==> inputs of run A <==
==> flow/design.v (excerpt) <==
module mips16_core(
	input clk,
	input rst,  
	output [9:0] imem_addr,
	input [15:0] imem_rdata,
	output [9:0] dmem_addr,
	output dmem_we,
	output [15:0] dmem_wdata,
	input [15:0] dmem_rdata,
	input [15:0] in_data,
	output rf_we,
	output [4:0] rf_waddr,
	output [15:0] rf_wdata
	);
	wire ramWriteEN, regWriteEN, ZFlag, JFlag;
	wire [1:0] selA, selB, selC;
	wire [15:0] muxAout, muxBout, muxCout;
	wire [9:0] Caddr, ramAddress;
	wire [15:0] Instruction;
	wire [15:0] regAdata, regBdata;
	wire [3:0] ALUop;
	wire [15:0] ALUout;
	wire [9:0] Immediate;
	wire [15:0] ramBdata;
	wire [4:0] regAread, regBread, regwrite;
	wire [1:0] microcount;
	microcounter micro(.clk(clk), .Clear(rst), .count(microcount));
	wire ramclk = (microcount == 2'b00);  
	wire regclk = (microcount == 2'b01);  
	wire instrclk = (microcount == 2'b10);  
	PCOUNTER programcounter(
		.clk(clk),
		.En(instrclk),
		.Jaddr(muxBout[9:0]),  
		.Jflag(JFlag),
		.Caddr(Caddr),
		.Clear(rst)
		);
	assign imem_addr = Caddr;
	assign Instruction = imem_rdata;
	CTRLUNIT controlunit(
		.Instruction(Instruction),  
		.ZFlag(ZFlag),  
		.JFlag(JFlag),
		.RamWriteEN(ramWriteEN),
		.RamAddr(ramAddress),
		.ALUCtrl(ALUop),
		.RegWriteEN(regWriteEN),
		.RegWriteAddr(regwrite),
		.RegAddrA(regAread),
		.RegAddrB(regBread),
		.Immediate(Immediate),
		.MuxA(selA),
		.MuxB(selB),
		.MuxC(selC)
		);
	MUX3 muxA(
		.Ain(regAdata),
		.Bin({6'd0, Caddr}),
		.Cin(in_data),
		.Select(selA),
		.Output(muxAout)
		);
	MUX3 muxB(
		.Ain(regBdata),
		.Bin(ramBdata),
		.Cin({6'd0, Immediate}),
		.Select(selB),
		.Output(muxBout)
		);
	MUX3 muxC(
		.Ain({6'd0, Caddr}),
		.Bin({6'd0, ramAddress}),
		.Cin(muxAout),
		.Select(selC),
		.Output(muxCout)
		);
	ALU arithmaticlogic(
		.Ain(muxAout),  
		.Bin(muxBout),  
		.MODE(ALUop),  
		.ALUout(ALUout),
		.FLAGzero(ZFlag)
		);
	REGFILE registers(
		.clk(clk),
  ...
Settings: LEC_CHECK=0, ABC_AREA=1, CAP_MARGIN=20, CORE_MARGIN=2, CORE_UTILIZATION=72, CTS_CLUSTER_DIAMETER=400, CTS_CLUSTER_SIZE=10, PLACE_DENSITY=0.36, SLEW_MARGIN=20; clock period 23.2 ns.
run.sh (not shown) runs the stock make flow with config.mk's settings and CLKGATE_MAP_FILE=.
==> inputs of run R, as changes to run A <==
ABC_AREA = not set   (was 1)
CAP_MARGIN = 5   (was 20)
CELL_PAD_IN_SITES_GLOBAL_PLACEMENT = 1   (was not set)
CORE_UTILIZATION = 40   (was 72)
CTS_CLUSTER_DIAMETER = not set   (was 400)
CTS_CLUSTER_SIZE = not set   (was 10)
GPL_TIMING_DRIVEN = 0   (was not set)
MAX_ROUTING_LAYER = met4   (was not set)
MIN_ROUTING_LAYER = met2   (was not set)
PLACE_DENSITY = not set   (was 0.36)
SLEW_MARGIN = 10   (was 20)
TNS_END_PERCENT = 10   (was not set)
==> flow/constraint.sdc (replaced) <==
create_clock -name core_clock -period 37.6 [get_ports {clk}]
set_input_delay 7.5200 -clock core_clock [delete_from_list [all_inputs] [get_ports {clk}]]
set_output_delay 7.5200 -clock core_clock [all_outputs]
set_load 0.01 [all_outputs]
==> inputs of run H, as changes to run A <==
CORE_UTILIZATION = 40   (was 72)
CTS_CLUSTER_DIAMETER = not set   (was 400)
CTS_CLUSTER_SIZE = not set   (was 10)
GPL_ROUTABILITY_DRIVEN = 0   (was not set)
PLACE_DENSITY = not set   (was 0.36)
TNS_END_PERCENT = 10   (was not set)
==> flow/constraint.sdc (replaced) <==
create_clock -name core_clock -period 60.1 [get_ports {clk}]
set_input_delay 12.0200 -clock core_clock [delete_from_list [all_inputs] [get_ports {clk}]]
set_output_delay 12.0200 -clock core_clock [all_outputs]
set_load 0.01 [all_outputs]
==> inputs of run Y, as changes to run A <==
ABC_AREA = not set   (was 1)
CORE_UTILIZATION = 65   (was 72)
CTS_CLUSTER_DIAMETER = not set   (was 400)
CTS_CLUSTER_SIZE = not set   (was 10)
MAX_ROUTING_LAYER = met4   (was not set)
PLACE_DENSITY = not set   (was 0.36)
==> flow/constraint.sdc (replaced) <==
create_clock -name core_clock -period 36.8 [get_ports {clk}]
set_input_delay 7.3600 -clock core_clock [delete_from_list [all_inputs] [get_ports {clk}]]
set_output_delay 7.3600 -clock core_clock [all_outputs]
set_load 0.01 [all_outputs]
==> comparison table <==
|  | run R | run Y | run A | run H |
|---|---|---|---|---|
| Die height | 347.7 um | 273.6 um | 258.1 um | 344.8 um |
| Result of the run | stopped before the end | stopped before the end | stopped before the end | complete, no violations |
| Last stage reached | global routing (5_1_grt) | global routing (5_1_grt) | global routing (5_1_grt) | - |
| Synth mux share | 5.572% | 5.572% | 0% | 0% |
| Post-synthesis instance area | 0.04725 mm^2 | 0.04725 mm^2 | 0.04647 mm^2 | 0.04647 mm^2 |
| Placed inst area | 0.05181 mm^2 | 0.05687 mm^2 | 0.05504 mm^2 | 0.04857 mm^2 |
| Synthesis area per yosys | 0.04725 mm^2 | 0.04725 mm^2 | 0.04647 mm^2 | 0.04647 mm^2 |
| FP Rows | 126 | 98 | 93 | 125 |
| Number of nets at floorplan | 5919 | 5919 | 6803 | 6803 |
| Htree depth | 2 | 2 | 2 | 3 |
| Floorplan die area | 0.1209 mm^2 | 0.07486 mm^2 | 0.06659 mm^2 | 0.1189 mm^2 |
| Quantity of I/O buffers inserted on ports | 104 | 108 | 108 | 108 |
| Effective utilization at floorplan | 40.17% | 65.87% | 72.48% | 40.15% |
| Total cells reported by yosys after synthesis | 5544 | 5544 | 6428 | 6428 |
| Die outline width | 347.7 um | 273.6 um | 258.1 um | 344.8 um |
| Final GP Congestion | 1.422 | 1.262 | 1.244 | - |
| Buffers inserted by post-CTS timing repair | 248 | 152 | 346 | 0 |
| Share of synthesized cell area in and-or and or-and compound cells | 20.21% | 20.21% | 9.146% | 9.146% |
| Simple-gate share of the synthesized area | 21.79% | 21.79% | 34.33% | 34.33% |
| Pre-CTS setup slack | -15.81 ns | -6.194 ns | -13.38 ns | 7.242 ns |


==> v3 <==
mips16_core again, from the RTL that the note above started with.
==> flow/config.mk <==
export PLATFORM = sky130hd
export DESIGN_NAME = mips16_core
export DESIGN_NICKNAME = mips16_core
export VERILOG_FILES = /design/flow/design.v
export SDC_FILE = /design/flow/constraint.sdc
export NUM_CORES = 4
export LEC_CHECK = 0
export CAP_MARGIN = 20
export CORE_MARGIN = 2
export CORE_UTILIZATION = 72
export CTS_CLUSTER_DIAMETER = 202
export CTS_CLUSTER_SIZE = 41
export HOLD_SLACK_MARGIN = -0.09
export MAX_ROUTING_LAYER = met4
export PLACE_DENSITY = 0.66
export SETUP_SLACK_MARGIN = 2.84
export SLEW_MARGIN = 20
==> flow/constraint.sdc <==
create_clock -name core_clock -period 36.8 [get_ports {clk}]
set_input_delay 7.3600 -clock core_clock [delete_from_list [all_inputs] [get_ports {clk}]]
set_output_delay 7.3600 -clock core_clock [all_outputs]
set_load 0.01 [all_outputs]
==> v1 (differences from v3) <==
Settings changed: CELL_PAD_IN_SITES_GLOBAL_PLACEMENT from default to 1, CORE_UTILIZATION 72 to 40, CTS_CLUSTER_DIAMETER 202 to default, CTS_CLUSTER_SIZE 41 to default, HOLD_SLACK_MARGIN -0.09 to default, PLACE_DENSITY 0.66 to default, SETUP_SLACK_MARGIN 2.84 to default, SLEW_MARGIN 20 to 10, TNS_END_PERCENT from default to 10.
==> flow/constraint.sdc (replaced) <==
create_clock -name core_clock -period 37.6 [get_ports {clk}]
set_input_delay 7.5200 -clock core_clock [delete_from_list [all_inputs] [get_ports {clk}]]
set_output_delay 7.5200 -clock core_clock [all_outputs]
set_load 0.01 [all_outputs]
==> v37 (differences from v3) <==
Settings changed: ABC_AREA from default to 1, CELL_PAD_IN_SITES_GLOBAL_PLACEMENT from default to 1, CORE_ASPECT_RATIO from default to 0.61, CORE_UTILIZATION 72 to 40, CTS_CLUSTER_DIAMETER 202 to default, CTS_CLUSTER_SIZE 41 to 20, GPL_ROUTABILITY_DRIVEN from default to 1, GPL_TIMING_DRIVEN from default to 0, HOLD_SLACK_MARGIN -0.09 to default, MAX_ROUTING_LAYER met4 to default, MIN_ROUTING_LAYER from default to met1, PLACE_DENSITY 0.66 to default, SETUP_SLACK_MARGIN 2.84 to 4.82, TNS_END_PERCENT from default to 75.
==> flow/constraint.sdc (replaced) <==
create_clock -name core_clock -period 72.2 [get_ports {clk}]
set_input_delay 14.4400 -clock core_clock [delete_from_list [all_inputs] [get_ports {clk}]]
set_output_delay 14.4400 -clock core_clock [all_outputs]
set_load 0.01 [all_outputs]
==> summary of the runs <==
v37 completed with no timing, DRC or antenna violations. v1 ran to the end with violations: negative setup slack. v3 died in 5_1_grt on GRT-0232. Between v37 and v1, the lower via count is in v37 (gap 2.8%, measured against v1). Against v37, the clock skew of v1 is lower by 35 ps. Die size, lowest first: v3, v37, v1. Against v1, the worst hold slack of v37 is higher by 16 ps.
==> figures <==
Flip-flops: v37 546; v3 -; v1 546
Area share of and-or/or-and cells after synthesis: v37 0.09146; v3 0.2021; v1 0.2021
Count of placed standard cells in the final layout, fillers left out: v37 8212; v3 -; v1 8292
Max-capacitance violation count: v37 0; v3 -; v1 0
Arrival time at the worst endpoint: v37 58130 ps; v3 -; v1 41760 ps
Result of the run: v37 no timing/DRC/antenna violations; v3 stopped before the end; v1 finished with violations
Failing step: v37 -; v3 5_1_grt; v1 -
Layout check failures: v37 -; v3 -; v1 negative setup slack
Final cell area excluding filler cells: v37 52140 um2; v3 -; v1 64050 um2
Net count of the mapped netlist: v37 6803; v3 5919; v1 5919
Diode count: v37 14; v3 -; v1 18
Peak fanout along the critical path: v37 19; v3 -; v1 13


==> build 65 <==
mips16_core again, from the RTL that the note above started with.
clock: 20.2 ns
lec_check: 0
abc_area: 1
cap_margin: 20
core_margin: 2
core_utilization: 72
cts_cluster_diameter: 397
cts_cluster_size: 10
place_density_lb_addon: 0.11
slew_margin: 20
==> build 29: changes against build 65 <==
--- a/flow/config.mk
+++ b/flow/config.mk
@@ -7,9 +7,14 @@
 export LEC_CHECK = 0
 export ABC_AREA = 1
 export CAP_MARGIN = 20
+export CELL_PAD_IN_SITES_GLOBAL_PLACEMENT = 0
+export CORE_ASPECT_RATIO = 0.54
 export CORE_MARGIN = 2
-export CORE_UTILIZATION = 72
-export CTS_CLUSTER_DIAMETER = 397
-export CTS_CLUSTER_SIZE = 10
-export PLACE_DENSITY_LB_ADDON = 0.11
+export CORE_UTILIZATION = 40
+export CTS_CLUSTER_SIZE = 20
+export GPL_ROUTABILITY_DRIVEN = 1
+export GPL_TIMING_DRIVEN = 0
+export MIN_ROUTING_LAYER = met2
+export SETUP_SLACK_MARGIN = 4.82
 export SLEW_MARGIN = 20
+export TNS_END_PERCENT = 75
==> flow/constraint.sdc (replaced) <==
create_clock -name core_clock -period 72.2 [get_ports {clk}]
set_input_delay 14.4400 -clock core_clock [delete_from_list [all_inputs] [get_ports {clk}]]
set_output_delay 14.4400 -clock core_clock [all_outputs]
set_load 0.01 [all_outputs]
==> metrics.yaml <==
tool.error: "[ERROR GRT-0116] Global routing finished with congestion. Check the congestion regions in the DRC Viewer."
groute.layer.met3.usage_pct: 65.78
die_w_um: 258.1
lastStage: "5_1_grt"
weighted_congestion_reported_at_the_end_of_routability_driven_placement: 1.284
result_of_the_run: "stopped before the end"
Source of the figures above: build 65

==> metrics.yaml <==
grt_util_met2_pct: 82.84
result_of_the_run: "stopped before the end"
post_synth.cell_area_avg_sq_um: 7.229
tool.error: "[ERROR GRT-0116] Global routing finished with congestion. Check the congestion regions in the DRC Viewer."
lastStage: "5_1_grt"
clock-sinks: 546
compound_area_share_pct: 9.146
groute.layer.met3.usage_pct: 122.8
weighted_congestion_reported_at_the_end_of_routability_driven_placement: 1.405
Source of the figures above: build 29



==> inputs of job 9587 <==
mips16_core again, from the RTL that the note above started with.
export LEC_CHECK = 0
export ABC_AREA = 1
export CAP_MARGIN = 5
export CELL_PAD_IN_SITES_GLOBAL_PLACEMENT = 1
export CORE_MARGIN = 5
export CORE_UTILIZATION = 20
export GPL_TIMING_DRIVEN = 0
export MAX_ROUTING_LAYER = met4
export MIN_ROUTING_LAYER = met1
export PLACE_DENSITY_LB_ADDON = 0.21
export SETUP_SLACK_MARGIN = 5.0
export SLEW_MARGIN = 15
export TNS_END_PERCENT = 10
create_clock -name core_clock -period 37.6 [get_ports {clk}]
==> job 3535: changes against job 9587 <==
CAP_MARGIN = 20   (was 5)
CELL_PAD_IN_SITES_GLOBAL_PLACEMENT = unset   (was 1)
CORE_MARGIN = 2   (was 5)
CORE_UTILIZATION = 72   (was 20)
CTS_CLUSTER_SIZE = 15   (was unset)
GPL_TIMING_DRIVEN = unset   (was 0)
MAX_ROUTING_LAYER = unset   (was met4)
MIN_ROUTING_LAYER = unset   (was met1)
PLACE_DENSITY_LB_ADDON = 0.05   (was 0.21)
SETUP_SLACK_MARGIN = 3.6   (was 5.0)
SLEW_MARGIN = 20   (was 15)
TNS_END_PERCENT = unset   (was 10)
==> flow/constraint.sdc (replaced) <==
create_clock -name core_clock -period 13.3 [get_ports {clk}]
set_input_delay 2.6600 -clock core_clock [delete_from_list [all_inputs] [get_ports {clk}]]
set_output_delay 2.6600 -clock core_clock [all_outputs]
set_load 0.01 [all_outputs]
==> notes <==
Synthesized cell count is the same in job 9587 and job 3535. The die size of job 9587 is 3.6 times that of job 3535. In area after synthesis, job 3535 and job 9587 do not differ. Job 9587 produced a layout that fails on setup timing. Job 3535 failed in global routing (5_1_grt) with GRT-0116.


==> pepper: inputs <==
Starting RTL as in the previous note.
export LEC_CHECK = 0
export CAP_MARGIN = 20
export CORE_MARGIN = 2
export CORE_UTILIZATION = 72
export CTS_CLUSTER_DIAMETER = 202
export CTS_CLUSTER_SIZE = 41
export MAX_ROUTING_LAYER = met4
export PLACE_DENSITY = 0.66
export SETUP_SLACK_MARGIN = 2.84
export SLEW_MARGIN = 20
create_clock -name core_clock -period 36.8 [get_ports {clk}]
==> raven: changes against pepper <==
==> flow/config.mk (replaced) <==
export PLATFORM = sky130hd
export DESIGN_NAME = mips16_core
export DESIGN_NICKNAME = mips16_core
export VERILOG_FILES = /design/flow/design.v
export SDC_FILE = /design/flow/constraint.sdc
export NUM_CORES = 4
export LEC_CHECK = 0
export CAP_MARGIN = 20
export CORE_MARGIN = 2
export CORE_UTILIZATION = 40
export SLEW_MARGIN = 20
==> flow/constraint.sdc (replaced) <==
create_clock -name core_clock -period 28.0 [get_ports {clk}]
set_input_delay 5.6000 -clock core_clock [delete_from_list [all_inputs] [get_ports {clk}]]
set_output_delay 5.6000 -clock core_clock [all_outputs]
set_load 0.01 [all_outputs]
==> notes <==
In synthesized cell count, pepper and raven do not differ. Between raven and pepper, the lower die size is in pepper (gap 79%, measured against pepper). Area after synthesis is the same in raven and pepper. pepper aborted during global routing with GRT-0232. raven produced a layout that fails on negative setup slack.
==> figures <==
                                                                                 pepper                     raven
Starting Density                                                                  73.03%                    40.17%
Overall die width                                                               260.2 um                  347.7 um
Final weighted congestion of routability-driven global placement                   1.322                     1.084
Yosys Warn Count                                                                       7                         7
Post-CTS resize count                                                                114                       257
Die area                                                                      67690 um^2               120900 um^2
Result of the run                                                 stopped before the end  finished with violations
Last stage reached                                                        global routing                         -
Layout check failures                                                                  -      negative setup slack
CTS H-Tree Depth                                                                       1                         2
Area of the core region                                                       64700 um^2               117600 um^2
HPWL after DPL                                                                 174100 um                 206700 um
Area share of fa/ha/maj cells after synthesis                                     9.926%                    9.926%
Placed cell count                                                                   7154                      8161
Placement row count                                                                   93                       126
Die height                                                                      260.2 um                  347.7 um
Number of buffers inserted during clock tree synthesis                                17                        56
Post-place setup slack                                                         -5.790 ns                 -13.46 ns
Number of buffers inserted by post-CTS setup repair                                  133                       180
Cell area after placement                                                     56570 um^2                60110 um^2
CTS sink cnt                                                                         546                       546
